--- design/flow/run.sh ---
#!/bin/bash
# the make line also repeats each setting of config.mk as NAME=value (left out here)
make -C /OpenROAD-flow-scripts/flow DESIGN_CONFIG=/design/flow/config.mk WORK_HOME=/design/flow/orfs CLKGATE_MAP_FILE= finish
--- design/flow/config.mk ---
export PLATFORM = sky130hd
export DESIGN_NAME = cache
export DESIGN_NICKNAME = cache
export VERILOG_FILES = /design/flow/design.v
export SDC_FILE = /design/flow/constraint.sdc
export NUM_CORES = 4
export LEC_CHECK = 0
export ABC_AREA = 1
export CAP_MARGIN = 0
export CORE_MARGIN = 2
export CORE_UTILIZATION = 72
export CTS_CLUSTER_DIAMETER = 31
export CTS_CLUSTER_SIZE = 15
export GPL_ROUTABILITY_DRIVEN = 0
export PLACE_DENSITY_LB_ADDON = 0.14
export SETUP_SLACK_MARGIN = 0.53
export SLEW_MARGIN = 20
--- design/flow/constraint.sdc ---
create_clock -name core_clock -period 1.91 [get_ports {clk}]
set_input_delay 0.3820 -clock core_clock [delete_from_list [all_inputs] [get_ports {clk}]]
set_output_delay 0.3820 -clock core_clock [all_outputs]
set_load 0.01 [all_outputs]
--- design/flow/design.v ---
module mux2 #(parameter width = 16)
(
input sel,
input [width-1:0] a, b,
output logic [width-1:0] f
);
always_comb
begin
if (sel == 0)
f = a;
else
f = b;
end
endmodule
module mux4 #(parameter width = 16)
(
input [1:0] sel,
input [width-1:0] a, b, c, d,
output logic [width-1:0] f
);
always_comb
begin
if (sel == 2'b00)
f = a;
else if (sel == 2'b01)
f = b;
else if (sel == 2'b10)
f = c;
else
f = d;
end
endmodule
module register #(parameter width = 16)
(
    input clk,
    input load,
    input [width-1:0] in,
    output logic [width-1:0] out
);
logic [width-1:0] data;
always_ff @(posedge clk)
begin
    if (load)
    begin
        data <= in;
    end
end
always_comb
begin
    out = data;
end
endmodule
module array #(parameter width = 128, parameter has_reset = 0)
(
    input clk,
    input rst,
    input write,
    input logic [2:0] index,
    input [width-1:0] datain,
    output logic [width-1:0] dataout
);
logic [width-1:0] data [7:0];
always_ff @(posedge clk)
begin
    if (has_reset && rst)
    begin
        for (int i = 0; i < 8; i++)
        begin
            data[i] <= '0;
        end
    end
    else if (write == 1)
    begin
        data[index] <= datain;
    end
end
assign dataout = data[index];
endmodule
module cpudatainmux
(
	input [15:0] cpu_sel,
	input logic [127:0] dat_o_cpu,
	input logic [127:0] dat_i_cpu,
	output logic [127:0] cpudatainmux_out
);
mux2 #(.width (8)) cpudatainmux0
(
	.sel(cpu_sel[0]),
	.a(dat_o_cpu[7:0]), 
	.b(dat_i_cpu[7:0]),
	.f(cpudatainmux_out[7:0])
);
mux2 #(.width (8)) cpudatainmux1
(
	.sel(cpu_sel[1]),
	.a(dat_o_cpu[15:8]), 
	.b(dat_i_cpu[15:8]),
	.f(cpudatainmux_out[15:8])
);
mux2 #(.width (8)) cpudatainmux2
(
	.sel(cpu_sel[2]),
	.a(dat_o_cpu[23:16]), 
	.b(dat_i_cpu[23:16]),
	.f(cpudatainmux_out[23:16])
);
mux2 #(.width (8)) cpudatainmux3
(
	.sel(cpu_sel[3]),
	.a(dat_o_cpu[31:24]), 
	.b(dat_i_cpu[31:24]),
	.f(cpudatainmux_out[31:24])
);
mux2 #(.width (8)) cpudatainmux4
(
	.sel(cpu_sel[4]),
	.a(dat_o_cpu[39:32]), 
	.b(dat_i_cpu[39:32]),
	.f(cpudatainmux_out[39:32])
);
mux2 #(.width (8)) cpudatainmux5
(
	.sel(cpu_sel[5]),
	.a(dat_o_cpu[47:40]), 
	.b(dat_i_cpu[47:40]),
	.f(cpudatainmux_out[47:40])
);
mux2 #(.width (8)) cpudatainmux6
(
	.sel(cpu_sel[6]),
	.a(dat_o_cpu[55:48]), 
	.b(dat_i_cpu[55:48]),
	.f(cpudatainmux_out[55:48])
);
mux2 #(.width (8)) cpudatainmux7
(
	.sel(cpu_sel[7]),
	.a(dat_o_cpu[63:56]), 
	.b(dat_i_cpu[63:56]),
	.f(cpudatainmux_out[63:56])
);
mux2 #(.width (8)) cpudatainmux8
(
	.sel(cpu_sel[8]),
	.a(dat_o_cpu[71:64]), 
	.b(dat_i_cpu[71:64]),
	.f(cpudatainmux_out[71:64])
);
mux2 #(.width (8)) cpudatainmux9
(
	.sel(cpu_sel[9]),
	.a(dat_o_cpu[79:72]), 
	.b(dat_i_cpu[79:72]),
	.f(cpudatainmux_out[79:72])
);
mux2 #(.width (8)) cpudatainmux10
(
	.sel(cpu_sel[10]),
	.a(dat_o_cpu[87:80]), 
	.b(dat_i_cpu[87:80]),
	.f(cpudatainmux_out[87:80])
);
mux2 #(.width (8)) cpudatainmux11
(
	.sel(cpu_sel[11]),
	.a(dat_o_cpu[95:88]), 
	.b(dat_i_cpu[95:88]),
	.f(cpudatainmux_out[95:88])
);
mux2 #(.width (8)) cpudatainmux12
(
	.sel(cpu_sel[12]),
	.a(dat_o_cpu[103:96]), 
	.b(dat_i_cpu[103:96]),
	.f(cpudatainmux_out[103:96])
);
mux2 #(.width (8)) cpudatainmux13
(
	.sel(cpu_sel[13]),
	.a(dat_o_cpu[111:104]), 
	.b(dat_i_cpu[111:104]),
	.f(cpudatainmux_out[111:104])
);
mux2 #(.width (8)) cpudatainmux14
(
	.sel(cpu_sel[14]),
	.a(dat_o_cpu[119:112]), 
	.b(dat_i_cpu[119:112]),
	.f(cpudatainmux_out[119:112])
);
mux2 #(.width (8)) cpudatainmux15
(
	.sel(cpu_sel[15]),
	.a(dat_o_cpu[127:120]), 
	.b(dat_i_cpu[127:120]),
	.f(cpudatainmux_out[127:120])
);
endmodule
module cache_datapath
(
    input clk,
    input rst,
    input logic [15:0] adr_i_cpu_in,
	 input way0_write,
	 input v0_write,
	 input v0_in,
	 input dirty0_write,
	 input dirty0_in,
	 input way1_write,
	 input v1_write,
	 input v1_in,
	 input dirty1_write,
	 input dirty1_in,
	 input lru_write,
	 input lru_in,
	 output logic lru_out,
	 input datainmux_sel,
	 input memaddrmux_sel,
	 output logic dirty,
	 output logic hit,
	 output logic hit0,
	 output logic [127:0] dat_o_cpu,
	 input [15:0] cpu_sel,
	 input logic [127:0] dat_i_cpu_in,
	 output logic [127:0] dat_o_mem,
	 output logic [15:0] adr_o_mem,
	 input logic [127:0] dat_i_mem,
	 input load_mar,
	 input load_mdr,
	 input reginmux_sel,
	 input addrregmux_sel
);
logic [127:0] datainmux_out;
logic [127:0] data0_out;
logic [8:0] tag0_out;
logic valid0_out;
logic dirty0_out;
logic comp0_out;
logic [127:0] data1_out;
logic [8:0] tag1_out;
logic [8:0] tagmux_out;
logic valid1_out;
logic dirty1_out;
logic comp1_out;
logic hit1;
logic [15:0] write_back_addr;
logic [127:0] cpudatainmux_out;
logic [15:0] memaddrmux_out;
logic [127:0] memdatamux_out;
logic [15:0] adr_i_cpu;
logic [127:0] dat_i_cpu;
logic [15:0] mar_in;
logic [15:0] mar_out;
assign hit0 = (adr_i_cpu_in[15:7] == tag0_out) & valid0_out;
assign hit1 = (adr_i_cpu_in[15:7] == tag1_out) & valid1_out;
assign hit = hit0 | hit1;
assign write_back_addr = {tagmux_out,adr_i_cpu_in[6:4],4'b0000};
assign adr_o_mem = mar_out;
array #(.width(128)) data0
(
    .clk(clk),
    .rst(rst),
    .write(way0_write),
    .index(adr_i_cpu[6:4]),
    .datain(datainmux_out),
    .dataout(data0_out)
);
array #(.width(9)) tag0
(
    .clk(clk),
    .rst(rst),
    .write(way0_write),
    .index(adr_i_cpu[6:4]),
    .datain(adr_i_cpu[15:7]),
    .dataout(tag0_out)
);
array #(.width(1), .has_reset(1)) valid0
(
    .clk(clk),
    .rst(rst),
    .write(v0_write),
    .index(adr_i_cpu[6:4]),
    .datain(v0_in),
    .dataout(valid0_out)
);
array #(.width(1), .has_reset(1)) dirty0
(
    .clk(clk),
    .rst(rst),
    .write(dirty0_write),
    .index(adr_i_cpu[6:4]),
    .datain(dirty0_in),
    .dataout(dirty0_out)
);
array #(.width(128)) data1
(
    .clk(clk),
    .rst(rst),
    .write(way1_write),
    .index(adr_i_cpu[6:4]),
    .datain(datainmux_out),
    .dataout(data1_out)
);
array #(.width(9)) tag1
(
    .clk(clk),
    .rst(rst),
    .write(way1_write),
    .index(adr_i_cpu[6:4]),
    .datain(adr_i_cpu[15:7]),
    .dataout(tag1_out)
);
array #(.width(1), .has_reset(1)) valid1
(
    .clk(clk),
    .rst(rst),
    .write(v1_write),
    .index(adr_i_cpu[6:4]),
    .datain(v1_in),
    .dataout(valid1_out)
);
array #(.width(1), .has_reset(1)) dirty1
(
    .clk(clk),
    .rst(rst),
    .write(dirty1_write),
    .index(adr_i_cpu[6:4]),
    .datain(dirty1_in),
    .dataout(dirty1_out)
);
array #(.width(1), .has_reset(1)) lru
(
    .clk(clk),
    .rst(rst),
    .write(lru_write),
    .index(adr_i_cpu[6:4]),
    .datain(lru_in),
    .dataout(lru_out)
);
mux2 #(.width (128)) cpudatamux
(
	.sel(hit0),
	.a(data1_out), 
	.b(data0_out),
	.f(dat_o_cpu)
);
mux2 #(.width (128)) memdatamux
(
	.sel(lru_out),
	.a(data0_out), 
	.b(data1_out),
	.f(dat_o_mem)
);
mux2 #(.width (9)) tagmux
(
	.sel(lru_out),
	.a(tag0_out), 
	.b(tag1_out),
	.f(tagmux_out)
);
mux2 #(.width (1)) dirtymux
(
	.sel(lru_out),
	.a(dirty0_out), 
	.b(dirty1_out),
	.f(dirty)
);
mux2 #(.width (128)) datainmux
(
	.sel(datainmux_sel),
	.a(dat_i_mem), 
	.b(cpudatainmux_out),
	.f(datainmux_out)
);
cpudatainmux cpudatainmux1
(
	.cpu_sel,
	.dat_o_cpu,
	.dat_i_cpu,
	.cpudatainmux_out
);
assign dat_i_cpu = dat_i_cpu_in;
register #(.width(16)) mar
(
    .clk(clk),
    .load(load_mar),
    .in(mar_in),
    .out(mar_out)
);
mux2 #(.width (16)) addrregmux
(
	.sel(addrregmux_sel),
	.a(adr_i_cpu_in), 
	.b(mar_out),
	.f(adr_i_cpu)
);
mux2 #(.width (16)) reginmux
(
	.sel(reginmux_sel),
	.a(adr_i_cpu_in), 
	.b(write_back_addr),
	.f(mar_in)
);
endmodule
module cache_control
(
	 input clk,
	 input rst,
	 output logic way0_write,
	 output logic v0_write,
	 output logic v0_in,
	 output logic dirty0_write,
	 output logic dirty0_in,
	 output logic way1_write,
	 output logic v1_write,
	 output logic v1_in,
	 output logic dirty1_write,
	 output logic dirty1_in,
	 output logic lru_write,
	 output logic lru_in,
	 input lru_out,
	 output logic datainmux_sel,
	 output logic memaddrmux_sel,
	 input dirty,
	 input hit,
	 input hit0,
	 input mem_ack,
	 input mem_rty,
	 output logic mem_cyc,
	 output logic mem_stb,
	 output logic mem_we,
	 input cpu_cyc,
	 input cpu_stb,
	 input cpu_we,
	 output logic cpu_ack,
	 output logic load_mdr,
	 output logic reginmux_sel,
	 output logic addrregmux_sel,
	 output logic load_mar
);
localparam [1:0] hit_idle   = 2'd0,
                 allocate   = 2'd1,
                 write_back = 2'd2,
                 strobe     = 2'd3;
logic [1:0] state, next_states;
always_comb
begin : state_actions
	 way0_write = 1'b0;
	 v0_write = 1'b0;
	 v0_in = 1'b0;
	 dirty0_write= 1'b0;
	 dirty0_in= 1'b0;
	 way1_write = 1'b0;
	 v1_write= 1'b0;
	 v1_in= 1'b0;
	 dirty1_write= 1'b0;
	 dirty1_in= 1'b0;
	 lru_write= 1'b0;
	 lru_in = 1'b0;
	 datainmux_sel= 1'b0;
	 memaddrmux_sel= 1'b0;
	 mem_cyc = 1'b0;
	 mem_stb = 1'b0;
	 mem_we = 1'b0;
	 cpu_ack = 1'b0;
	load_mdr = (cpu_cyc & cpu_stb);
	addrregmux_sel = 1'b0;
	 case(state)
		hit_idle: begin
			if (cpu_cyc & cpu_stb  & hit ) begin
				if (hit0) begin
					lru_in = 1;
					lru_write = 1;
				end
				else begin
					lru_in = 0;
					lru_write = 1;
				end
				if (cpu_we) begin
					datainmux_sel = 1;
					if(hit0) begin
						way0_write = 1;
						v0_write = 1;
						v0_in = 1;
						dirty0_write= 1;
						dirty0_in= 1;
					end
					else begin
						way1_write = 1;
						v1_write = 1;
						v1_in = 1;
						dirty1_write= 1;
						dirty1_in= 1;
					end
				end
				cpu_ack = 1'b1;
			end
		end
		allocate: begin
			mem_cyc = 1;
			mem_stb = 1;
			mem_we = 0;
			addrregmux_sel = 1;
			if(lru_out == 0) begin
				way0_write = 1;
				v0_write = 1;
				v0_in = 1;
				dirty0_write= 1;
				dirty0_in= 0;
			end
			else begin
				way1_write = 1;
				v1_write = 1;
				v1_in = 1;
				dirty1_write= 1;
				dirty1_in= 0;
			end
		end
		write_back: begin
		addrregmux_sel = 1;
			memaddrmux_sel = 1;
			mem_we = 1;
			mem_cyc = 1;
			mem_stb = 1;
		end
		strobe: begin
			mem_cyc = 0;
			mem_stb = 0;
		end
		default:  ;
	endcase
end
always_comb
begin : next_state_logic
	  next_states = state;
	  reginmux_sel = 0;
	  load_mar = 0;
	  case(state)
		hit_idle:	
			if(cpu_cyc & cpu_stb) begin
					if(hit == 1) next_states = hit_idle;
						else begin 
							load_mar = 1;
							if(dirty == 0) 
							begin
								next_states = allocate;
							end
							else 
							begin
								next_states = write_back;
								reginmux_sel = 1;
							end
						end
			end
		allocate: if (mem_ack == 0) next_states = allocate;
						else next_states = hit_idle;
		write_back: if (mem_ack == 0) next_states = write_back;
						else next_states = strobe;
		strobe: begin
			load_mar = 1;
			next_states = allocate;
		end
	endcase
end
always_ff @(posedge clk)
begin: next_state_assignment
	 if (rst)
		state <= hit_idle;
	 else
		state <= next_states;
end
endmodule
module cache
(
    input clk,
    input rst,
    input  [11:0]  cpu_adr,
    input  [127:0] cpu_dat_m,
    input  [15:0]  cpu_sel,
    input          cpu_cyc,
    input          cpu_stb,
    input          cpu_we,
    output [127:0] cpu_dat_s,
    output         cpu_ack,
    output         cpu_rty,
    output [11:0]  mem_adr,
    output [127:0] mem_dat_m,
    output [15:0]  mem_sel,
    output         mem_cyc,
    output         mem_stb,
    output         mem_we,
    input  [127:0] mem_dat_s,
    input          mem_ack,
    input          mem_rty
);
logic way0_write;
logic v0_write;
logic v0_in;
logic dirty0_write;
logic dirty0_in;
logic way1_write;
logic v1_write;
logic v1_in;
logic dirty1_write;
logic dirty1_in;
logic lru_write;
logic lru_in;
logic lru_out;
logic datainmux_sel;
logic memaddrmux_sel;
logic dirty;
logic hit;
logic hit0;
logic load_mar;
logic load_mdr;
logic [15:0] adr_i_cpu;
logic [15:0] adr_o_mem;
logic reginmux_sel;
logic addrregmux_sel;
assign cpu_rty = cpu_stb & cpu_cyc & (!cpu_ack);
assign adr_i_cpu = {cpu_adr,4'b0000};
assign mem_sel = 16'b1111111111111111;
assign mem_adr = adr_o_mem[15:4];
cache_control cache_controller
(
	 .clk(clk),
	 .rst(rst),
	 .way0_write,
	 .v0_write,
	 .v0_in,
	 .dirty0_write,
	 .dirty0_in,
	 .way1_write,
	 .v1_write,
	 .v1_in,
	 .dirty1_write,
	 .dirty1_in,
	 .lru_write,
	 .lru_in,
	 .lru_out,
	 .datainmux_sel,
	 .memaddrmux_sel,
	 .dirty,
	 .hit,
	 .hit0,
	 .mem_ack,
	 .mem_rty,
	 .mem_cyc,
	 .mem_stb,
	 .mem_we,
	 .cpu_cyc,
	 .cpu_stb,
	 .cpu_we,
	 .cpu_ack,
	 .load_mar,
	 .load_mdr,
	 .reginmux_sel,
	 .addrregmux_sel
);
cache_datapath cache_datapath1
(
    .clk(clk),
    .rst(rst),
    .adr_i_cpu_in(adr_i_cpu),
	 .way0_write,
	 .v0_write,
	 .v0_in,
	 .dirty0_write,
	 .dirty0_in,
	 .way1_write,
	 .v1_write,
	 .v1_in,
	 .dirty1_write,
	 .dirty1_in,
	 .lru_write,
	 .lru_in,
	 .lru_out,
	 .datainmux_sel,
	 .memaddrmux_sel,
	 .dirty,
	 .hit,
	 .hit0,
	 .dat_o_cpu(cpu_dat_s),
	 .cpu_sel,
	 .dat_i_cpu_in(cpu_dat_m),
	 .dat_o_mem(mem_dat_m),
	 .adr_o_mem,
	 .dat_i_mem(mem_dat_s),
	 .load_mar,
	 .load_mdr,
	 .reginmux_sel,
	 .addrregmux_sel
);
endmodule
==> impl_metrics.json, run 1 <==
{
  "seq_area_frac_synth_pct": 64.7,
  "mux_share_pct": 0,
  "port_buffers": 562,
  "die_area_sq_um": 148000,
  "stop_stage": "global routing",
  "syn_area_sq_um": 104000,
  "synth-seq-cells": 2248,
  "fp_util_pct": 72.5,
  "grtUsageTotal_pct": 85.5,
  "cts.sinks": 2248,
  "die_w_um": 384,
  "io-pin-count": 580,
  "yosysUniqueCellTypes": 39,
  "error_line": "[ERROR GRT-0116] Global routing finished with congestion. Check the congestion regions in the DRC Viewer.",
  "synth.avg_cell_area_sq_um": 10.9,
  "top_cell": "edfxtp_1",
  "top_area_cell": "edfxtp_1",
  "ys_sh_aoi_pct": 16.4,
  "common_cells": "edfxtp_1 (2228), a21oi_1 (2083), nand2_1 (1755)",
  "clockRootBuffer": "clkbuf_16",
  "synth_warnings": 10,
  "ys_cells": 9543,
  "ff_type": "edfxtp_1",
  "dp_cells": 12200,
  "edf_count": 2228,
  "cts.hold.buffers_added": 0,
  "ys_sh_xor_pct": 0,
  "top_area_share_pct": 64.3,
  "overflow": 520,
  "die_h_um": 384,
  "adder_share_pct": 0,
  "simple_gate_share_pct": 13.2,
  "status": "aborted with a tool error",
  "synth.logic.top_family": "AND-OR/OR-AND gates",
  "topCellsByArea": "edfxtp_1 (64%), a21oi_1 (10%), nand2_1 (6.3%), a22oi_1 (4.5%), buf_2 (2.0%)",
  "rows": 139,
  "syn-instance-count": 9543,
  "hpwl_um": 242000,
  "dp_slack_ns": -2.54,
  "htreeDepth": 5,
  "async_flop_share_pct": 0,
  "core_area_sq_um": 143000,
  "yosysChipArea_sq_um": 104000,
  "clockBufferDepth": 4,
  "cts-buffers-inserted": 375
}
-- metrics by stage --
stage          TNS [ns]  total power, mW  area, sq um  hold slack [ns]
2_1_floorplan  -8434.05             63.7       104000            0.421
3_3_place_gp   -9333.70             73.6       122000            0.440
3_5_place_dp   -9701.22             74.1       122000            0.444
4_1_cts        -8871.61              146       138000           0.0507
-- per-layer routing --
| metal | GRT overflow | global-route usage [%] |
|---|---|---|
| met1 | 6 | 85.1 |
| met3 | 5 | 74.3 |
| met2 | 269 | 97.2 |
| met5 | 0 | 48.6 |
| met4 | 240 | 87.4 |
-- what timing repair did --
item	4_1_cts
gates resized	532
buffers inserted	96
endpoints found under the setup margin	4745
pin swaps	40
cloned	36
==> inputs of run 2 (changes only) <==
- ABC_AREA: 1 -> not set
- CAP_MARGIN: 0 -> 20
- CORE_UTILIZATION: 72 -> 70
- CTS_CLUSTER_DIAMETER: 31 -> 380
- CTS_CLUSTER_SIZE: 15 -> not set
- GPL_ROUTABILITY_DRIVEN: 0 -> not set
- PLACE_DENSITY: not set -> 0.6
- PLACE_DENSITY_LB_ADDON: 0.14 -> not set
- SETUP_SLACK_MARGIN: 0.53 -> 1.11
- clock period: 1.91 -> 4.0 ns (I/O delays scaled with it)
==> run 2 against run 1 <==
The flow again stops in global routing. Die size grew 0.59%. Area after synthesis shrank 2.2%. Synthesized cell count shrank 10%.
==> impl_metrics.json, run 2 <==
{
  "htreeDepth": 4,
  "stop_stage": "global routing",
  "top_area_share_pct": 65.8,
  "die_h_um": 385,
  "ff_type": "edfxtp_1",
  "io-pin-count": 580,
  "port_buffers": 562,
  "syn_area_sq_um": 102000,
  "hpwl_um": 251000,
  "clockBufferDepth": 3,
  "synth-seq-cells": 2248,
  "top_area_cell": "edfxtp_1",
  "synth.logic.top_family": "AND-OR/OR-AND gates",
  "rows": 139,
  "die_w_um": 385,
  "simple_gate_share_pct": 12.5,
  "topCellsByArea": "edfxtp_1 (66%), nor2_1 (8.7%), a22oi_1 (3.3%), mux2i_1 (2.1%), nand2_1 (1.8%)",
  "mux_share_pct": 2.32,
  "yosysChipArea_sq_um": 102000,
  "synth.avg_cell_area_sq_um": 11.9,
  "seq_area_frac_synth_pct": 66.2,
  "ys_sh_aoi_pct": 14.3,
  "yosysUniqueCellTypes": 76,
  "die_area_sq_um": 148000,
  "ys_cells": 8550,
  "dp_slack_ns": -1.52,
  "top_cell": "nor2_1",
  "status": "aborted with a tool error",
  "cts.hold.buffers_added": 0,
  "async_flop_share_pct": 0,
  "fp_util_pct": 70.6,
  "ys_sh_xor_pct": 0.137,
  "cts-buffers-inserted": 213,
  "syn-instance-count": 8550,
  "edf_count": 2228,
  "adder_share_pct": 0,
  "core_area_sq_um": 144000,
  "clockRootBuffer": "clkbuf_16",
  "routabilityCongestion": 0.942,
  "cts.sinks": 2248,
  "common_cells": "nor2_1 (2360), edfxtp_1 (2228), nand2_1 (501)",
  "synth_warnings": 10
}
==> run 2: per-stage QoR <==
step	area [sq um]	utilization (%)	std cells	TNS (ns)
after floorplan	102000	-	8565	-3130.62
after global placement	121000	83.7	11300	-4696.80
after detailed placement	121000	83.7	11300	-4700.75
after CTS	129000	89.8	11800	-2365.13
==> run 2: timing repair <==
action                                  4_1_cts
pin swaps                                    37
gates cloned                                 25
endpoints found under the setup margin     4733
setup buffers                                88
resized                                     813
==> inputs of run 3 (changes only) <==
- CELL_PAD_IN_SITES_DETAIL_PLACEMENT: not set -> 1
- CELL_PAD_IN_SITES_GLOBAL_PLACEMENT: not set -> 0
- CORE_ASPECT_RATIO: not set -> 1.57
- CORE_UTILIZATION: 70 -> 33
- CTS_CLUSTER_DIAMETER: 380 -> 34
- MAX_ROUTING_LAYER: not set -> met5
- PLACE_DENSITY: 0.6 -> not set
- PLACE_DENSITY_LB_ADDON: not set -> 0.0
- SETUP_SLACK_MARGIN: 1.11 -> 2.12
- clock period: 4.0 -> 8.52 ns (I/O delays scaled with it)
==> run 3 against run 2 <==
Now clean on timing, DRC and antenna. Synthesized cell count is the same. Area after synthesis unchanged. Die size is 110% higher.
==> impl_metrics.json, run 3 <==
{
  "top_cell": "nor2_1",
  "clkPwrFrac_pct": 50.7,
  "worstSetupStartpointType": "input port",
  "mux_share_pct": 2.32,
  "die_w_um": 447,
  "combPwrFrac_pct": 10.1,
  "relSlewSlack_pct": 16.4,
  "power_leader": "clock",
  "area_growth_pct": 30.5,
  "clockRootBuffer": "clkbuf_16",
  "hold_depth": 2,
  "synth_warnings": 10,
  "wl_um": 532000,
  "dr.first_iter.drc_count": 9051,
  "regToRegStartpoint": "cache_controller.state[3]",
  "ant_nets": 0,
  "ys_cells": 8550,
  "power.switching_mw": 7.80,
  "pg_seq_mw": 12.0,
  "crit_buf_inv": 11,
  "path_clk_slew_ns": 0.05,
  "arrival_ns": 4.84,
  "hold_end": "cache_datapath1.valid1.data[3]",
  "final_util_pct": 43.3,
  "drv_cap": 0,
  "crit_path_max_incr_delay_ns": 0.42,
  "timing.hold.ws_ns": 0.467,
  "dp_slack_ns": 0.326,
  "p_leak_nw": 50.9,
  "ys_sh_aoi_pct": 14.3,
  "slew_viol_final": 0,
  "cp_num_cells": 19,
  "synth-seq-cells": 2248,
  "finalSetupViolations": 0,
  "fillerInstances": 31800,
  "critPathTopFamily": "buffers and inverters",
  "ys_sh_xor_pct": 0.137,
  "first_pass_iters": 6,
  "io-pin-count": 580,
  "setup_slack_ns": 1.98,
  "r2r_slack_ns": 2.31,
  "drc": 0,
  "grt_pass1_wl_um": 716000,
  "nets": 9697,
  "edf_count": 2228,
  "htreeDepth": 5,
  "irDropWorstVdd_mv": 0.144,
  "ff_type": "edfxtp_1",
  "critical_path_class": "input port to output pin",
  "yosysUniqueCellTypes": 76,
  "yosysChipArea_sq_um": 102000,
  "power_mw": 30.7,
  "simple_gate_share_pct": 12.5,
  "cts-buffers-inserted": 375,
  "common_cells": "nor2_1 (2360), edfxtp_1 (2228), nand2_1 (501)",
  "cts.hold.buffers_added": 0,
  "cts_tree": "built",
  "r2r-end": "cache_datapath1.data1.data[0][40]",
  "finClkSkew_ns": 0.0402,
  "async_flop_share_pct": 0,
  "grt_start_max_net_pins": 102,
  "crit_top_cell": "buf_12",
  "max_freq_ghz": 0.153,
  "rsz0062_at_grt": "true",
  "crit_path_end_kind": "output pin",
  "seq_power_share_pct": 39.2,
  "die_h_um": 700,
  "cp_cell_sequence": "buf_12 > o21ai_4 > buf_12 > buf_6 > buf_16 > and3_4 > a211oi_2 > a2111o_1 > xor2_2 > and4_4 > buf_6 > buf_12 > buf_4 > buf_12 > buf_4 > a31oi_4 > buf_4 > nor2_2 > clkbuf_2",
  "syn-instance-count": 8550,
  "die_area_sq_um": 313000,
  "via_per_inst": 5.98,
  "routabilityCongestion": 0.797,
  "min_from": "cache_datapath1.valid1.data[3]",
  "fp_util_pct": 33.1,
  "path_max_fanout": 7,
  "rows": 255,
  "finalHoldViolations": 0,
  "worstMarginPinSlew_ns": 1.25,
  "top_area_cell": "edfxtp_1",
  "tns_ns": 0,
  "hpwl_um": 275000,
  "cts.sinks": 2248,
  "p_per_area_nw_per_um2": 232,
  "overflow": 0,
  "grtUsageTotal_pct": 33.0,
  "crit_end": "cpu_dat_s[92]",
  "wl_per_cell_um": 38.5,
  "top_area_share_pct": 65.8,
  "place_area_sq_um": 114000,
  "slowest_stage": "a2111o_1",
  "adder_share_pct": 0,
  "tool_warnings": 40,
  "synth.logic.top_family": "AND-OR/OR-AND gates",
  "grt_pass1_vias": 84600,
  "min_path_type": "flop to flop",
  "pg_clk_mw": 15.6,
  "syn_area_sq_um": 102000,
  "critPathLaunch": "cpu_adr[0]",
  "fin_cells": 13800,
  "swShare_pct": 25.4,
  "clk_latency_ns": 0.91,
  "post-route-min-period_ns": 6.54,
  "topCellsByArea": "edfxtp_1 (66%), nor2_1 (8.7%), a22oi_1 (3.3%), mux2i_1 (2.1%), nand2_1 (1.8%)",
  "status": "finished clean",
  "design_area_sq_um": 133000,
  "core_area_sq_um": 307000,
  "port_buffers": 562,
  "reg2reg_depth": 18,
  "synth.avg_cell_area_sq_um": 11.9,
  "antenna_found_initial": 22,
  "clockBufferDepth": 4,
  "comb_power_mw": 3.10,
  "dp_cells": 12900,
  "route.vias.total": 82800,
  "internal-power_mw": 22.9,
  "finalCritPeriodShare_pct": 76.8,
  "crit_required_ns": 6.82,
  "seq_area_frac_synth_pct": 66.2
}
-- run 3: per-layer routing --
metal | track usage [%] | wire [um] | vias up
li1 | - | - | 33500
met1 | 41.9 | 211000 | 44700
met2 | 57.3 | 265000 | 3695
met3 | 4.27 | 34800 | 828
met4 | 11.8 | 21800 | 6
met5 | 0 | 42 | -
-- run 3: cell type report --
type                       count  area (sq um)  area share, %
antenna                        9          22.5         0.0170
inverter                     166           693          0.522
clock buffer                 424          9800           7.38
multi-input combinational   5272         31700           23.9
tap                         4112          5140           3.87
clock inverter               262          2970           2.23
timing repair buffer        1343         15100           11.4
sequential                  2248         67300           50.7
-- run 3: repair_timing --
item,in CTS,in global routing
gates cloned,50,6
pin swaps,51,53
setup buffers,177,51
resized,718,319
setup endpoints to repair,2504,221
==> inputs of run 4 (changes only) <==
- CELL_PAD_IN_SITES_DETAIL_PLACEMENT: 1 -> 2
- CELL_PAD_IN_SITES_GLOBAL_PLACEMENT: 0 -> 2
- CORE_ASPECT_RATIO: 1.57 -> 1.05
- CORE_MARGIN: 2 -> 4
- CORE_UTILIZATION: 33 -> 24
- CTS_CLUSTER_DIAMETER: 34 -> not set
- GPL_TIMING_DRIVEN: not set -> 0
- HOLD_SLACK_MARGIN: not set -> 0.11
- MAX_ROUTING_LAYER: met5 -> not set
- MIN_ROUTING_LAYER: not set -> met1
- PLACE_DENSITY: not set -> 0.6
- PLACE_DENSITY_LB_ADDON: 0.0 -> not set
- SETUP_SLACK_MARGIN: 2.12 -> 1.31
- TNS_END_PERCENT: not set -> 55
- clock period: 8.52 -> 7.5 ns (I/O delays scaled with it)
==> run 4 against run 3 <==
Utilization down 9.7 points. Total power up 6.5%. Count of clock-buffer cells in the layout fell by 90. Global-route usage grew 3.5 points. Largest power group is now registers. Clock power is 16% lower. Still clean on timing, DRC and antenna. First-iteration DRC count rose by 130%. Critical path type unchanged. Worst hold slack about the same.
==> impl_metrics.json, run 4 <==
{
  "status": "finished clean",
  "hold_depth": 2,
  "grt_pass1_wl_um": 1020000,
  "die_w_um": 643,
  "worstSetupStartpointType": "input port",
  "synth_warnings": 10,
  "topCellsByArea": "edfxtp_1 (66%), nor2_1 (8.7%), a22oi_1 (3.3%), mux2i_1 (2.1%), nand2_1 (1.8%)",
  "cp_cell_sequence": "buf_4 > nand2b_4 > buf_4 > o21ai_2 > buf_8 > clkbuf_4 > buf_12 > clkbuf_2 > buf_12 > a221oi_1 > o21ai_0 > nor4_2 > nor2_1 > clkdlybuf4s50_1",
  "power.switching_mw": 10.2,
  "p_leak_nw": 54.2,
  "routabilityCongestion": 0.982,
  "design_area_sq_um": 142000,
  "combPwrFrac_pct": 18.3,
  "finClkSkew_ns": 0.0842,
  "clockBufferDepth": 4,
  "path_clk_slew_ns": 0.06,
  "mux_share_pct": 2.32,
  "overflow": 0,
  "path_max_fanout": 9,
  "dr.first_iter.drc_count": 21000,
  "core_area_sq_um": 421000,
  "top_area_share_pct": 65.8,
  "grtUsageTotal_pct": 36.5,
  "tool_warnings": 34,
  "ant_nets": 0,
  "cts_tree": "built",
  "synth-seq-cells": 2248,
  "seq_area_frac_synth_pct": 66.2,
  "common_cells": "nor2_1 (2360), edfxtp_1 (2228), nand2_1 (501)",
  "p_per_area_nw_per_um2": 231,
  "yosysChipArea_sq_um": 102000,
  "crit_end": "cpu_dat_s[12]",
  "ys_sh_aoi_pct": 14.3,
  "hpwl_um": 593000,
  "final_util_pct": 33.6,
  "crit_buf_inv": 8,
  "critPathTopFamily": "buffers and inverters",
  "crit_path_max_incr_delay_ns": 0.60,
  "wl_per_cell_um": 52.0,
  "comb_power_mw": 6.00,
  "seq_power_share_pct": 41.7,
  "min_from": "cache_datapath1.valid1.data[5]",
  "async_flop_share_pct": 0,
  "synth.logic.top_family": "AND-OR/OR-AND gates",
  "syn-instance-count": 8550,
  "antenna_found_initial": 178,
  "htreeDepth": 5,
  "grt_pass1_vias": 92300,
  "route.vias.total": 103000,
  "ff_type": "edfxtp_1",
  "slew_viol_final": 0,
  "cts.hold.buffers_added": 0,
  "internal-power_mw": 22.6,
  "relSlewSlack_pct": 13.6,
  "finalSetupViolations": 0,
  "critical_path_class": "input port to output pin",
  "ys_cells": 8550,
  "cp_num_cells": 14,
  "place_area_sq_um": 123000,
  "port_buffers": 558,
  "nets": 10400,
  "simple_gate_share_pct": 12.5,
  "max_freq_ghz": 0.145,
  "top_cell": "nor2_1",
  "pg_seq_mw": 13.7,
  "wl_um": 839000,
  "tns_ns": 0,
  "ys_sh_xor_pct": 0.137,
  "cts.sinks": 2248,
  "power_leader": "registers",
  "fillerInstances": 43700,
  "crit_required_ns": 6.00,
  "drc": 0,
  "finalCritPeriodShare_pct": 92.0,
  "finalHoldViolations": 0,
  "power_mw": 32.7,
  "grt_start_max_net_pins": 24,
  "cts-buffers-inserted": 267,
  "edf_count": 2228,
  "clockRootBuffer": "clkbuf_16",
  "die_h_um": 675,
  "reg2reg_depth": 22,
  "io-pin-count": 580,
  "regToRegStartpoint": "cache_datapath1.mar.data[5]",
  "irDropWorstVdd_mv": 0.184,
  "critPathLaunch": "cpu_adr[1]",
  "swShare_pct": 31.1,
  "pg_clk_mw": 13.1,
  "top_area_cell": "edfxtp_1",
  "slowest_stage": "clkdlybuf4s50_1",
  "rsz0062_at_grt": "true",
  "drv_cap": 0,
  "rows": 244,
  "crit_path_end_kind": "output pin",
  "hold_end": "cache_datapath1.valid1.data[5]",
  "syn_area_sq_um": 102000,
  "arrival_ns": 5.40,
  "min_path_type": "flop to flop",
  "clkPwrFrac_pct": 39.9,
  "r2r_slack_ns": 1.11,
  "clk_latency_ns": 0.98,
  "worstMarginPinSlew_ns": 1.30,
  "first_pass_iters": 7,
  "yosysUniqueCellTypes": 76,
  "die_area_sq_um": 434000,
  "fp_util_pct": 24.1,
  "via_per_inst": 6.38,
  "post-route-min-period_ns": 6.90,
  "r2r-end": "cache_datapath1.data0.data[0][99]",
  "area_growth_pct": 39.2,
  "synth.avg_cell_area_sq_um": 11.9,
  "adder_share_pct": 0
}
[run 4: cell type report]
type | count | area (sq um) | share of cell area, %
Inverter | 166 | 693 | 0.489
Antenna cell | 250 | 626 | 0.442
Sequential cell | 2248 | 67300 | 47.5
Timing Repair Buffer | 1314 | 17400 | 12.3
Buffer | 885 | 7660 | 5.41
Multi-Input combinational cell | 5266 | 32900 | 23.2
Clock inverter | 130 | 1050 | 0.744
Clock buffer | 334 | 7100 | 5.02
Tap cell | 5535 | 6930 | 4.89
[run 4: per-layer routing]
metal  vias to the layer above  global-route usage [%]  part of all wire (%)  wire (um)
met5                         -                   0.560                 0.095        801
met1                     53000                    43.4                    34     284000
met2                     11500                    49.8                    40     336000
li1                      35300                       -                     -          -
met3                      3087                    15.7                    15     130000
met4                        39                    32.6                    10      87700
[run 4: per-stage QoR]
step                      worst slack [ns]  std cells  hold WS, ns
after floorplan                       1.29       8565        0.419
after global placement               -8.08      14700        0.443
after detailed placement             -3.55      15000        0.443
after CTS                            0.667      15600        0.454
after global routing                 0.625      15900        0.489
final                                0.602      16100        0.468
[run 4: timing repair]
item,CTS,global route
pin swaps,58,118
endpoints found under the setup margin,4730,948
buffers inserted,91,301
gates resized,1032,1223
cloned,7,10
==> inputs of run 5 (changes only) <==
- CELL_PAD_IN_SITES_DETAIL_PLACEMENT: 2 -> not set
- CELL_PAD_IN_SITES_GLOBAL_PLACEMENT: 2 -> not set
- CORE_ASPECT_RATIO: 1.05 -> not set
- CORE_MARGIN: 4 -> 2
- CORE_UTILIZATION: 24 -> 56
- GPL_TIMING_DRIVEN: 0 -> not set
- HOLD_SLACK_MARGIN: 0.11 -> not set
- MIN_ROUTING_LAYER: met1 -> not set
- PLACE_DENSITY: 0.6 -> not set
- SETUP_SLACK_MARGIN: 1.31 -> 1.08
- TNS_END_PERCENT: 55 -> not set
- clock period: 7.5 -> 4.0 ns (I/O delays scaled with it)
==> run 5 against run 4 <==
Now fails the layout checks on setup timing. Via count is 17% lower. Area after synthesis stayed put. Non-clock buffer count is 54 lower. Largest power group unchanged.
==> impl_metrics.json, run 5 <==
{
  "ys_sh_aoi_pct": 14.3,
  "cp_cell_sequence": "buf_6 > or4b_4 > o21a_4 > o22ai_2 > nor4_2 > nor4_2 > buf_4 > buf_4 > nand4_4 > nor3_4 > buf_12 > buf_12 > buf_16 > buf_12 > buf_12 > nor2_1 > a21oi_1 > buf_2",
  "crit_path_end_kind": "output pin",
  "wl_per_cell_um": 33.5,
  "worstMarginPinSlew_ns": 1.02,
  "top_area_cell": "edfxtp_1",
  "pg_clk_mw": 21.2,
  "post-route-min-period_ns": 5.41,
  "die_area_sq_um": 185000,
  "slew_viol_final": 0,
  "synth.logic.top_family": "AND-OR/OR-AND gates",
  "timing.hold.ws_ns": 0.338,
  "crit_top_cell": "buf_12",
  "path_max_fanout": 5,
  "cts-buffers-inserted": 223,
  "htreeDepth": 4,
  "antenna_found_initial": 11,
  "seq_power_share_pct": 47.9,
  "finalSetupViolations": 4710,
  "power_mw": 53.4,
  "die_h_um": 430,
  "drc": 0,
  "topCellsByArea": "edfxtp_1 (66%), nor2_1 (8.7%), a22oi_1 (3.3%), mux2i_1 (2.1%), nand2_1 (1.8%)",
  "finalCritPeriodShare_pct": 135,
  "setup_slack_ns": -1.41,
  "nets": 10300,
  "yosysChipArea_sq_um": 102000,
  "cp_num_cells": 18,
  "grt_start_max_net_pins": 71,
  "dp_cells": 11900,
  "area_growth_pct": 32.2,
  "clkPwrFrac_pct": 39.6,
  "edf_count": 2228,
  "cts_tree": "built",
  "fillerInstances": 11900,
  "reg2reg_depth": 18,
  "simple_gate_share_pct": 12.5,
  "hold_end": "cache_datapath1.mar.data[5]",
  "synth-seq-cells": 2248,
  "clockBufferDepth": 3,
  "violations": "setup timing",
  "rsz0062_at_grt": "true",
  "crit_end": "cpu_dat_s[110]",
  "syn-instance-count": 8550,
  "seq_area_frac_synth_pct": 66.2,
  "rows": 156,
  "drv_cap": 0,
  "fin_cells": 12600,
  "async_flop_share_pct": 0,
  "relSlewSlack_pct": 31.8,
  "r2r-end": "cache_datapath1.data0.data[2][92]",
  "wl_um": 423000,
  "power.switching_mw": 13.2,
  "io-pin-count": 580,
  "min_from": "cpu_adr[1]",
  "r2r_slack_ns": -1.23,
  "worstSetupStartpointType": "flop",
  "crit_buf_inv": 9,
  "cts.sinks": 2248,
  "die_w_um": 430,
  "grt_pass1_vias": 81200,
  "crit_path_max_incr_delay_ns": 0.49,
  "critical_path_class": "flop to output pin",
  "yosysUniqueCellTypes": 76,
  "critPathTopFamily": "simple AND/OR/NAND/NOR gates",
  "dr.first_iter.drc_count": 14100,
  "via_per_inst": 6.78,
  "p_per_area_nw_per_um2": 397,
  "p_leak_nw": 53.4,
  "crit_required_ns": 3.20,
  "finalHoldViolations": 0,
  "first_pass_iters": 9,
  "comb_power_mw": 6.65,
  "adder_share_pct": 0,
  "core_area_sq_um": 181000,
  "internal-power_mw": 40.2,
  "ys_sh_xor_pct": 0.137,
  "routabilityCongestion": 0.897,
  "mux_share_pct": 2.32,
  "route.vias.total": 85600,
  "top_area_share_pct": 65.8,
  "port_buffers": 562,
  "clk_latency_ns": 0.88,
  "synth.avg_cell_area_sq_um": 11.9,
  "arrival_ns": 4.61,
  "grt_pass1_wl_um": 570000,
  "common_cells": "nor2_1 (2360), edfxtp_1 (2228), nand2_1 (501)",
  "syn_area_sq_um": 102000,
  "ys_cells": 8550,
  "finClkSkew_ns": 0.0219,
  "power_leader": "registers",
  "path_clk_slew_ns": 0.07,
  "overflow": 0,
  "fp_util_pct": 56.3,
  "status": "failed layout checks",
  "irDropWorstVdd_mv": 0.449,
  "top_cell": "nor2_1",
  "max_freq_ghz": 0.185,
  "clockRootBuffer": "clkbuf_16",
  "combPwrFrac_pct": 12.4,
  "ant_nets": 0,
  "grtUsageTotal_pct": 42.7,
  "hold_depth": 1,
  "tool_warnings": 33,
  "hpwl_um": 256000,
  "swShare_pct": 24.7,
  "regToRegStartpoint": "cache_datapath1.mar.data[6]",
  "synth_warnings": 10,
  "pg_seq_mw": 25.6,
  "critPathLaunch": "cache_datapath1.mar.data[6]",
  "min_path_type": "input port to flop",
  "slowest_stage": "or4b_4",
  "ff_type": "edfxtp_1"
}
-- run 5: cell type report --
class | count | area [sq um] | area share, %
multi-input cells | 5270 | 31500 | 23.4
repair buffers | 2145 | 24700 | 18.4
inverters | 166 | 691 | 0.513
flip-flops and latches | 2248 | 67300 | 50.0
well taps | 2370 | 2970 | 2.20
clock buffers | 275 | 5900 | 4.39
clock inverters | 144 | 1390 | 1.03
diodes | 8 | 20.0 | 0.0149
-- run 5: repair_timing --
action                                   CTS  global route
setup buffers                             59           148
endpoints found under the setup margin  4733          4733
hold buffers                               0             0
gates cloned                               9            38
pin swaps                                 30            67
gates resized                            391           469
-- run 5: through the flow --
step	setup TNS, ns	util, %	cell area (sq um)	setup slack [ns]
6_report	-3096.13	74.5	135000	-1.41
5_1_grt	-3325.83	74.5	135000	-1.50
4_1_cts	-2296.53	72.8	131000	-1.38
3_5_place_dp	-4860.42	68.0	123000	-1.49
3_3_place_gp	-4617.55	68.0	123000	-1.45
2_1_floorplan	-3130.62	-	102000	-1.51
-- run 5: layer usage --
metal  track usage (%)  vias to the layer above  part of all wire (%)
met5                 0                        -                 0.076
met4              21.0                       10                   5.8
met3              8.96                     1232                    15
met2              66.2                     7461                    45
met1              57.7                    42100                    34
li1                  -                    34800                     -
==> inputs of run 6 (changes only) <==
- ABC_AREA: not set -> 1
- CORE_UTILIZATION: 56 -> 72
- GPL_ROUTABILITY_DRIVEN: not set -> 0
- PLACE_DENSITY_LB_ADDON: not set -> 0.14
- SETUP_SLACK_MARGIN: 1.08 -> 0.2
- clock period: 4.0 -> 3.33 ns (I/O delays scaled with it)
==> run 6 against run 5 <==
The run now fails in global routing. Die size fell by 20%. Synthesized cell count rose by 12%. Area after synthesis rose by 2.2%.
==> impl_metrics.json, run 6 <==
{
  "simple_gate_share_pct": 13.2,
  "top_area_share_pct": 64.3,
  "die_w_um": 384,
  "port_buffers": 562,
  "die_area_sq_um": 148000,
  "mux_share_pct": 0,
  "die_h_um": 384,
  "stop_stage": "global routing",
  "overflow": 56,
  "top_cell": "edfxtp_1",
  "topCellsByArea": "edfxtp_1 (64%), a21oi_1 (10%), nand2_1 (6.3%), a22oi_1 (4.5%), buf_2 (2.0%)",
  "top_area_cell": "edfxtp_1",
  "ys_sh_aoi_pct": 16.4,
  "cts-buffers-inserted": 209,
  "error_line": "[ERROR GRT-0232] Routing congestion too high. Check the congestion heatmap in the GUI.",
  "synth.avg_cell_area_sq_um": 10.9,
  "fp_util_pct": 72.5,
  "status": "aborted with a tool error",
  "synth.logic.top_family": "AND-OR/OR-AND gates",
  "seq_area_frac_synth_pct": 64.7,
  "yosysUniqueCellTypes": 39,
  "edf_count": 2228,
  "ys_cells": 9543,
  "core_area_sq_um": 143000,
  "adder_share_pct": 0,
  "hpwl_um": 243000,
  "grtUsageTotal_pct": 78.4,
  "rows": 139,
  "ys_sh_xor_pct": 0,
  "ff_type": "edfxtp_1",
  "cts.sinks": 2248,
  "common_cells": "edfxtp_1 (2228), a21oi_1 (2083), nand2_1 (1755)",
  "syn-instance-count": 9543,
  "io-pin-count": 580,
  "cts.hold.buffers_added": 0,
  "synth-seq-cells": 2248,
  "clockBufferDepth": 3,
  "async_flop_share_pct": 0,
  "syn_area_sq_um": 104000,
  "clockRootBuffer": "clkbuf_16",
  "htreeDepth": 4,
  "yosysChipArea_sq_um": 104000,
  "synth_warnings": 10
}
[run 6: layer usage]
| layer | global-route usage (%) | overflow |
|---|---|---|
| met5 | 40.7 | 0 |
| met4 | 75.3 | 30 |
| met3 | 68.2 | 2 |
| met2 | 92.5 | 22 |
| met1 | 77.5 | 2 |
[run 6: repair_timing]
action                     in CTS
gates cloned                   22
setup endpoints to repair    4718
buffers inserted               67
pin swaps                      40
gates resized                 317
[run 6: through the flow]
| stage | cell area [sq um] | setup WS, ns | power, mW | instances | hold WS, ns |
|---|---|---|---|---|---|
| floorplan | 104000 | -1.51 | 36.6 | 9558 | 0.421 |
| global placement | 122000 | -1.42 | 42.1 | 12200 | 0.432 |
| detailed placement | 122000 | -1.45 | 42.4 | 12200 | 0.436 |
| CTS | 131000 | -1.56 | 65.9 | 12700 | 0.427 |
==> inputs of run 7 (changes only) <==
- ABC_AREA: 1 -> not set
- CORE_UTILIZATION: 72 -> 66
- CTS_CLUSTER_SIZE: not set -> 63
- GPL_ROUTABILITY_DRIVEN: 0 -> not set
- PLACE_DENSITY_LB_ADDON: 0.14 -> 0.0
- SETUP_SLACK_MARGIN: 0.2 -> 1.15
- TNS_END_PERCENT: not set -> 10
- clock period: 3.33 -> 4.0 ns (I/O delays scaled with it)
==> run 7 against run 6 <==
The layout now fails its checks (setup timing). Synthesized cell count is 10% lower. Die size is 6.6% higher. Area after synthesis is 2.2% lower.
==> impl_metrics.json, run 7 <==
{
  "crit_end": "mem_dat_m[56]",
  "die_w_um": 397,
  "violations": "setup timing",
  "ys_cells": 8550,
  "dp_slack_ns": -1.53,
  "hpwl_um": 248000,
  "regToRegStartpoint": "cache_datapath1.mar.data[6]",
  "path_clk_slew_ns": 0.06,
  "pg_seq_mw": 25.6,
  "wl_um": 410000,
  "hold_end": "cache_datapath1.valid1.data[3]",
  "synth_warnings": 10,
  "relSlewSlack_pct": 26.7,
  "crit_path_max_incr_delay_ns": 0.49,
  "routabilityCongestion": 0.973,
  "yosysChipArea_sq_um": 102000,
  "clockBufferDepth": 3,
  "clockRootBuffer": "clkbuf_16",
  "drv_cap": 0,
  "cp_cell_sequence": "or2_4 > inv_6 > buf_4 > o21a_4 > buf_12 > buf_12 > nor2_4 > buf_12 > buf_12 > buf_6 > a222oi_1 > o21ai_0 > a211oi_1 > buf_4 > mux2i_1 > clkdlybuf4s50_1",
  "worstMarginPinSlew_ns": 1.10,
  "combPwrFrac_pct": 12.5,
  "drc": 0,
  "io-pin-count": 580,
  "path_max_fanout": 9,
  "setup_slack_ns": -1.31,
  "synth-seq-cells": 2248,
  "adder_share_pct": 0,
  "power_mw": 52.4,
  "pg_clk_mw": 20.2,
  "async_flop_share_pct": 0,
  "wl_per_cell_um": 33.8,
  "syn_area_sq_um": 102000,
  "status": "failed layout checks",
  "ys_sh_xor_pct": 0.137,
  "internal-power_mw": 39.1,
  "ant_nets": 0,
  "topCellsByArea": "edfxtp_1 (66%), nor2_1 (8.7%), a22oi_1 (3.3%), mux2i_1 (2.1%), nand2_1 (1.8%)",
  "first_pass_iters": 13,
  "htreeDepth": 4,
  "grt_pass1_wl_um": 562000,
  "route.vias.total": 87900,
  "clkPwrFrac_pct": 38.6,
  "fin_cells": 12100,
  "cts.sinks": 2248,
  "ff_type": "edfxtp_1",
  "top_area_share_pct": 65.8,
  "antenna_found_initial": 12,
  "irDropWorstVdd_mv": 0.416,
  "finClkSkew_ns": 0.0414,
  "comb_power_mw": 6.56,
  "slew_viol_final": 0,
  "simple_gate_share_pct": 12.5,
  "crit_required_ns": 3.20,
  "crit_buf_inv": 9,
  "clk_latency_ns": 0.89,
  "critPathLaunch": "cache_controller.state[3]",
  "crit_path_end_kind": "output pin",
  "seq_area_frac_synth_pct": 66.2,
  "dr.first_iter.drc_count": 16700,
  "hold_depth": 2,
  "p_per_area_nw_per_um2": 398,
  "top_area_cell": "edfxtp_1",
  "cts_tree": "built",
  "tns_ns": -2826.25,
  "max_freq_ghz": 0.188,
  "power.switching_mw": 13.3,
  "top_cell": "nor2_1",
  "mux_share_pct": 2.32,
  "rsz0062_at_grt": "true",
  "r2r_slack_ns": -0.97,
  "synth.avg_cell_area_sq_um": 11.9,
  "cts-buffers-inserted": 216,
  "tool_warnings": 31,
  "slowest_stage": "clkdlybuf4s50_1",
  "fp_util_pct": 66.3,
  "nets": 10200,
  "design_area_sq_um": 132000,
  "finalHoldViolations": 0,
  "core_area_sq_um": 154000,
  "place_area_sq_um": 121000,
  "area_growth_pct": 29.5,
  "post-route-min-period_ns": 5.31,
  "ys_sh_aoi_pct": 14.3,
  "critPathTopFamily": "buffers and inverters",
  "grtUsageTotal_pct": 49.3,
  "worstSetupStartpointType": "flop",
  "reg2reg_depth": 19,
  "crit_top_cell": "buf_12",
  "finalCritPeriodShare_pct": 133,
  "die_area_sq_um": 157000,
  "fillerInstances": 7405,
  "p_leak_nw": 52.1,
  "die_h_um": 397,
  "min_from": "cache_datapath1.valid1.data[3]",
  "grt_pass1_vias": 85200,
  "yosysUniqueCellTypes": 76,
  "rows": 144,
  "arrival_ns": 4.51,
  "via_per_inst": 7.24,
  "swShare_pct": 25.4,
  "grt_start_max_net_pins": 94,
  "min_path_type": "flop to flop",
  "port_buffers": 562,
  "cp_num_cells": 16,
  "common_cells": "nor2_1 (2360), edfxtp_1 (2228), nand2_1 (501)",
  "dp_cells": 11600,
  "cts.hold.buffers_added": 0,
  "finalSetupViolations": 4705,
  "critical_path_class": "flop to output pin",
  "syn-instance-count": 8550,
  "seq_power_share_pct": 48.9,
  "r2r-end": "cache_datapath1.data1.data[0][108]",
  "synth.logic.top_family": "AND-OR/OR-AND gates",
  "power_leader": "registers",
  "overflow": 0,
  "edf_count": 2228
}
[run 7: routing by layer]
metal  global-route usage, %  up-vias  wire, um
met3                    15.9     2245     76000
li1                        -    34400         -
met4                    33.4       16     34700
met2                    73.1     9515    177000
met5                       0        -       198
met1                    62.3    41700    122000
[run 7: repair_timing]
item,CTS,global route
buffers inserted,48,90
setup endpoints to repair,4733,4733
pin swaps,23,68
gates cloned,10,18
endpoints found under the hold margin,0,0
gates resized,390,631
[run 7: final cells by class]
| cell class | instances | area (sq um) | share of cell area (%) |
|---|---|---|---|
| clock inverter | 132 | 1270 | 0.964 |
| timing repair buffer | 1995 | 22800 | 17.3 |
| antenna | 15 | 37.5 | 0.0285 |
| clock buffer | 269 | 5630 | 4.27 |
| inverter | 166 | 694 | 0.527 |
| sequential | 2248 | 67300 | 51.1 |
| multi-input combinational | 5268 | 31400 | 23.8 |
| tap | 2044 | 2560 | 1.94 |
[run 7: per-stage QoR]
stage          hold WS (ns)  util [%]
6_report              0.451      85.8
5_1_grt               0.478      85.8
4_1_cts               0.448      84.4
3_5_place_dp          0.440      79.1
3_3_place_gp          0.437      79.1
2_1_floorplan         0.419         -
==> inputs of run 8 (changes only) <==
- CELL_PAD_IN_SITES_DETAIL_PLACEMENT: not set -> 2
- CORE_ASPECT_RATIO: not set -> 1.42
- CORE_UTILIZATION: 66 -> 24
- CTS_CLUSTER_SIZE: 63 -> not set
- PLACE_DENSITY_LB_ADDON: 0.0 -> 0.14
- SETUP_SLACK_MARGIN: 1.15 -> not set
- TNS_END_PERCENT: 10 -> not set
- clock period: 4.0 -> 4.48 ns (I/O delays scaled with it)
==> run 8 against run 7 <==
First-iteration DRC count down 47%. Via count down 2.6%. Synthesized cell count unchanged. Count of clock-buffer cells in the layout up 30. Register-to-register slack about the same. Design area up 7.8%. Combinational power up 2%. Critical path type unchanged. Critical endpoint is now cpu_dat_s[97]. The layout still fails its checks (setup timing).
==> impl_metrics.json, run 8 <==
{
  "grt_pass1_wl_um": 754000,
  "common_cells": "nor2_1 (2360), edfxtp_1 (2228), nand2_1 (501)",
  "worstSetupStartpointType": "flop",
  "cts-buffers-inserted": 241,
  "path_clk_slew_ns": 0.07,
  "top_area_share_pct": 65.8,
  "yosysUniqueCellTypes": 76,
  "top_cell": "nor2_1",
  "cts.hold.buffers_added": 0,
  "slowest_stage": "or4b_4",
  "critical_path_class": "flop to output pin",
  "min_path_type": "input port to flop",
  "dr.first_iter.drc_count": 8851,
  "crit_buf_inv": 7,
  "power_leader": "registers",
  "min_from": "cpu_adr[2]",
  "clockRootBuffer": "clkbuf_16",
  "cts.sinks": 2248,
  "rows": 284,
  "seq_power_share_pct": 46.3,
  "simple_gate_share_pct": 12.5,
  "clk_latency_ns": 0.95,
  "worstMarginPinSlew_ns": 1.18,
  "post-route-min-period_ns": 5.58,
  "yosysChipArea_sq_um": 102000,
  "drv_cap": 0,
  "rsz0062_at_grt": "true",
  "die_area_sq_um": 429000,
  "core_area_sq_um": 422000,
  "status": "failed layout checks",
  "arrival_ns": 4.68,
  "power_mw": 49.4,
  "hold_depth": 1,
  "grt_pass1_vias": 90600,
  "port_buffers": 562,
  "swShare_pct": 26.4,
  "pg_seq_mw": 22.9,
  "synth-seq-cells": 2248,
  "via_per_inst": 5.34,
  "cp_cell_sequence": "or4b_4 > o21a_4 > buf_4 > o22ai_2 > nor4_4 > nor4_2 > buf_4 > nand4_4 > buf_12 > nor3_4 > buf_12 > buf_16 > buf_12 > nor2_4 > a21oi_2 > buf_2",
  "setup_slack_ns": -1.10,
  "crit_top_cell": "buf_12",
  "crit_path_max_incr_delay_ns": 0.53,
  "hpwl_um": 374000,
  "die_h_um": 780,
  "top_area_cell": "edfxtp_1",
  "die_w_um": 550,
  "async_flop_share_pct": 0,
  "max_freq_ghz": 0.179,
  "syn-instance-count": 8550,
  "overflow": 0,
  "fp_util_pct": 24.1,
  "antenna_found_initial": 26,
  "ys_sh_xor_pct": 0.137,
  "clockBufferDepth": 4,
  "comb_power_mw": 6.72,
  "synth.logic.top_family": "AND-OR/OR-AND gates",
  "ant_nets": 0,
  "io-pin-count": 580,
  "htreeDepth": 4,
  "slew_viol_final": 0,
  "crit_end": "cpu_dat_s[97]",
  "mux_share_pct": 2.32,
  "first_pass_iters": 6,
  "drc": 0,
  "route.vias.total": 85600,
  "violations": "setup timing",
  "topCellsByArea": "edfxtp_1 (66%), nor2_1 (8.7%), a22oi_1 (3.3%), mux2i_1 (2.1%), nand2_1 (1.8%)",
  "hold_end": "cache_datapath1.mar.data[6]",
  "syn_area_sq_um": 102000,
  "synth.avg_cell_area_sq_um": 11.9,
  "pg_clk_mw": 19.8,
  "finClkSkew_ns": 0.0664,
  "critPathLaunch": "cache_datapath1.mar.data[6]",
  "reg2reg_depth": 22,
  "crit_path_end_kind": "output pin",
  "p_leak_nw": 55.1,
  "wl_um": 566000,
  "tool_warnings": 34,
  "p_per_area_nw_per_um2": 348,
  "grt_start_max_net_pins": 102,
  "combPwrFrac_pct": 13.6,
  "ff_type": "edfxtp_1",
  "regToRegStartpoint": "cache_controller.state[3]",
  "ys_sh_aoi_pct": 14.3,
  "power.switching_mw": 13.1,
  "cp_num_cells": 16,
  "finalHoldViolations": 0,
  "adder_share_pct": 0,
  "crit_required_ns": 3.58,
  "critPathTopFamily": "simple AND/OR/NAND/NOR gates",
  "relSlewSlack_pct": 20.2,
  "r2r_slack_ns": -0.96,
  "routabilityCongestion": 0.855,
  "ys_cells": 8550,
  "finalCritPeriodShare_pct": 125,
  "cts_tree": "built",
  "nets": 10500,
  "wl_per_cell_um": 35.3,
  "final_util_pct": 33.7,
  "edf_count": 2228,
  "area_growth_pct": 39.6,
  "synth_warnings": 10,
  "clkPwrFrac_pct": 40.1,
  "internal-power_mw": 36.3,
  "irDropWorstVdd_mv": 0.316,
  "grtUsageTotal_pct": 25.0,
  "r2r-end": "cache_datapath1.data1.data[6][111]",
  "seq_area_frac_synth_pct": 66.2,
  "finalSetupViolations": 4674,
  "path_max_fanout": 5
}
run 8: through the flow:
step / hold slack, ns / setup TNS (ns) / cell area, sq um / std cells / setup slack, ns
floorplan: 0.419 / -2235.16 / 102000 / 8565 / -1.13
global placement: 0.456 / -4323.19 / 129000 / 15300 / -1.92
detailed placement: 0.458 / -4495.77 / 129000 / 15300 / -1.89
CTS: 0.471 / -2006.37 / 139000 / 15800 / -1.11
global route: 0.368 / -2591.61 / 142000 / 16000 / -1.20
finish: 0.403 / -2341.44 / 142000 / 16000 / -1.10
run 8: metal layers:
metal | wire (um) | GRT usage (%) | vias to the layer above
met1 | 230000 | 32.1 | 46300
met4 | 24700 | 9.45 | 4
met2 | 280000 | 43.3 | 3407
met5 | 26 | 0 | -
met3 | 30200 | 2.46 | 809
li1 | - | - | 35100
run 8: what timing repair did:
| action | 4_1_cts | 5_1_grt |
|---|---|---|
| gates resized | 852 | 563 |
| buffers inserted | 138 | 148 |
| cloned | 19 | 27 |
| pin swaps | 73 | 90 |
| endpoints found under the setup margin | 4547 | 4636 |
run 8: final cells by class:
cell class / instances / area, sq um
antenna: 15 / 37.5
clock buffer: 299 / 6320
clock inverter: 131 / 1080
fill: 43800 / 280000
inverter: 166 / 704
multi-input combinational: 5268 / 32300
sequential: 2248 / 67300
tap: 5577 / 6980
timing repair buffer: 2318 / 27300
==> inputs of run 9 (changes only) <==
- CELL_PAD_IN_SITES_DETAIL_PLACEMENT: 2 -> not set
- CORE_ASPECT_RATIO: 1.42 -> not set
- CORE_UTILIZATION: 24 -> 66
- CTS_CLUSTER_SIZE: not set -> 61
- PLACE_DENSITY_LB_ADDON: 0.14 -> 0.0
- SETUP_SLACK_MARGIN: not set -> 1.14
- clock period: 4.48 -> 4.0 ns (I/O delays scaled with it)
==> run 9 against run 8 <==
First-iteration DRC count increased by 95%. Combinational power decreased by 6.0%. Largest cell class unchanged. Critical path type unchanged. Design area decreased by 8.1%. Still fails the layout checks on setup timing. Highest routed layer unchanged. Sequential share of layout area increased by 4.2 points. Clock power increased by 4%. Critical path depth decreased by 2.
==> impl_metrics.json, run 9 <==
{
  "path_max_fanout": 11,
  "htreeDepth": 4,
  "arrival_ns": 4.59,
  "tool_warnings": 34,
  "worstMarginPinSlew_ns": 1.14,
  "power_mw": 52.5,
  "relSlewSlack_pct": 22.7,
  "pg_clk_mw": 20.5,
  "core_area_sq_um": 154000,
  "drv_cap": 0,
  "clockBufferDepth": 3,
  "r2r_slack_ns": -1.25,
  "internal-power_mw": 39.5,
  "fillerInstances": 7675,
  "finalCritPeriodShare_pct": 135,
  "crit_path_max_incr_delay_ns": 0.60,
  "dr.first_iter.drc_count": 17300,
  "topCellsByArea": "edfxtp_1 (66%), nor2_1 (8.7%), a22oi_1 (3.3%), mux2i_1 (2.1%), nand2_1 (1.8%)",
  "tns_ns": -3314.16,
  "via_per_inst": 7.22,
  "seq_area_frac_synth_pct": 66.2,
  "port_buffers": 562,
  "grt_pass1_wl_um": 563000,
  "die_w_um": 397,
  "rows": 144,
  "critical_path_class": "flop to output pin",
  "pg_seq_mw": 25.6,
  "adder_share_pct": 0,
  "first_pass_iters": 13,
  "cp_num_cells": 14,
  "clk_latency_ns": 0.86,
  "violations": "setup timing",
  "setup_slack_ns": -1.39,
  "ys_sh_aoi_pct": 14.3,
  "edf_count": 2228,
  "min_from": "cpu_adr[2]",
  "cts-buffers-inserted": 214,
  "cts_tree": "built",
  "drc": 0,
  "critPathLaunch": "cache_datapath1.mar.data[5]",
  "die_area_sq_um": 157000,
  "simple_gate_share_pct": 12.5,
  "finClkSkew_ns": 0.0307,
  "fp_util_pct": 66.3,
  "finalSetupViolations": 4716,
  "place_area_sq_um": 121000,
  "dp_slack_ns": -1.55,
  "routabilityCongestion": 0.964,
  "combPwrFrac_pct": 12.0,
  "ys_sh_xor_pct": 0.137,
  "syn-instance-count": 8550,
  "p_per_area_nw_per_um2": 402,
  "fin_cells": 12100,
  "wl_per_cell_um": 33.7,
  "ys_cells": 8550,
  "common_cells": "nor2_1 (2360), edfxtp_1 (2228), nand2_1 (501)",
  "r2r-end": "cache_datapath1.data0.data[7][98]",
  "slew_viol_final": 0,
  "ff_type": "edfxtp_1",
  "grt_pass1_vias": 85000,
  "crit_required_ns": 3.20,
  "die_h_um": 397,
  "irDropWorstVdd_mv": 0.426,
  "logic_area_sq_um": 31100,
  "comb_power_mw": 6.32,
  "ant_nets": 0,
  "finalHoldViolations": 0,
  "area_growth_pct": 28.3,
  "final_util_pct": 85.1,
  "seq_power_share_pct": 48.8,
  "io-pin-count": 580,
  "wl_um": 407000,
  "top_cell": "nor2_1",
  "yosysUniqueCellTypes": 76,
  "overflow": 0,
  "timing.hold.ws_ns": 0.364,
  "post-route-min-period_ns": 5.39,
  "synth-seq-cells": 2248,
  "syn_area_sq_um": 102000,
  "cp_cell_sequence": "or4b_4 > o21a_4 > o22ai_2 > buf_4 > nor4_4 > nor4_4 > buf_4 > and4_4 > nand3_4 > buf_12 > buf_12 > buf_16 > a22oi_2 > buf_2",
  "status": "failed layout checks",
  "nets": 10100,
  "swShare_pct": 24.7,
  "top_area_cell": "edfxtp_1",
  "hpwl_um": 248000,
  "worstSetupStartpointType": "flop",
  "hold_end": "cache_datapath1.mar.data[6]",
  "critPathTopFamily": "simple AND/OR/NAND/NOR gates",
  "crit_path_end_kind": "output pin",
  "route.vias.total": 87300,
  "power.switching_mw": 13.0,
  "path_clk_slew_ns": 0.07,
  "clockRootBuffer": "clkbuf_16",
  "async_flop_share_pct": 0,
  "cts.sinks": 2248,
  "synth_warnings": 10,
  "regToRegStartpoint": "cache_datapath1.mar.data[5]",
  "synth.avg_cell_area_sq_um": 11.9,
  "antenna_found_initial": 12,
  "reg2reg_depth": 18,
  "max_freq_ghz": 0.185,
  "crit_buf_inv": 6,
  "yosysChipArea_sq_um": 102000,
  "rsz0062_at_grt": "true",
  "synth.logic.top_family": "AND-OR/OR-AND gates",
  "dp_cells": 11600,
  "slowest_stage": "or4b_4",
  "hold_depth": 1,
  "design_area_sq_um": 131000,
  "min_path_type": "input port to flop",
  "clkPwrFrac_pct": 39.1,
  "grt_start_max_net_pins": 106,
  "power_leader": "registers",
  "crit_end": "cpu_dat_s[102]",
  "seq_area_sq_um": 67300,
  "mux_share_pct": 2.32,
  "top_area_share_pct": 65.8,
  "grtUsageTotal_pct": 49.3,
  "p_leak_nw": 51.6
}
## run 9: repair_timing
action                     4_1_cts  5_1_grt
cloned                           7       19
setup endpoints to repair     4733     4733
buffers inserted                22       78
resized                        259      442
pin swaps                        7       45
hold buffers                     0        0
## run 9: final cells by class
class | instances | area share, %
sequential | 2248 | 51.6
antenna | 13 | 0.0249
tap | 2044 | 1.96
inverter | 166 | 0.527
timing repair buffer | 1957 | 16.8
clock inverter | 131 | 1.06
multi-input combinational | 5268 | 23.8
clock buffer | 260 | 4.28
## run 9: layer usage
metal  wire (um)  track usage, %
met4       35900            33.1
met3       75700            16.8
met1      121000            61.8
met2      174000            73.1
met5         391               0
Power is estimated from default activity; no workload was simulated.
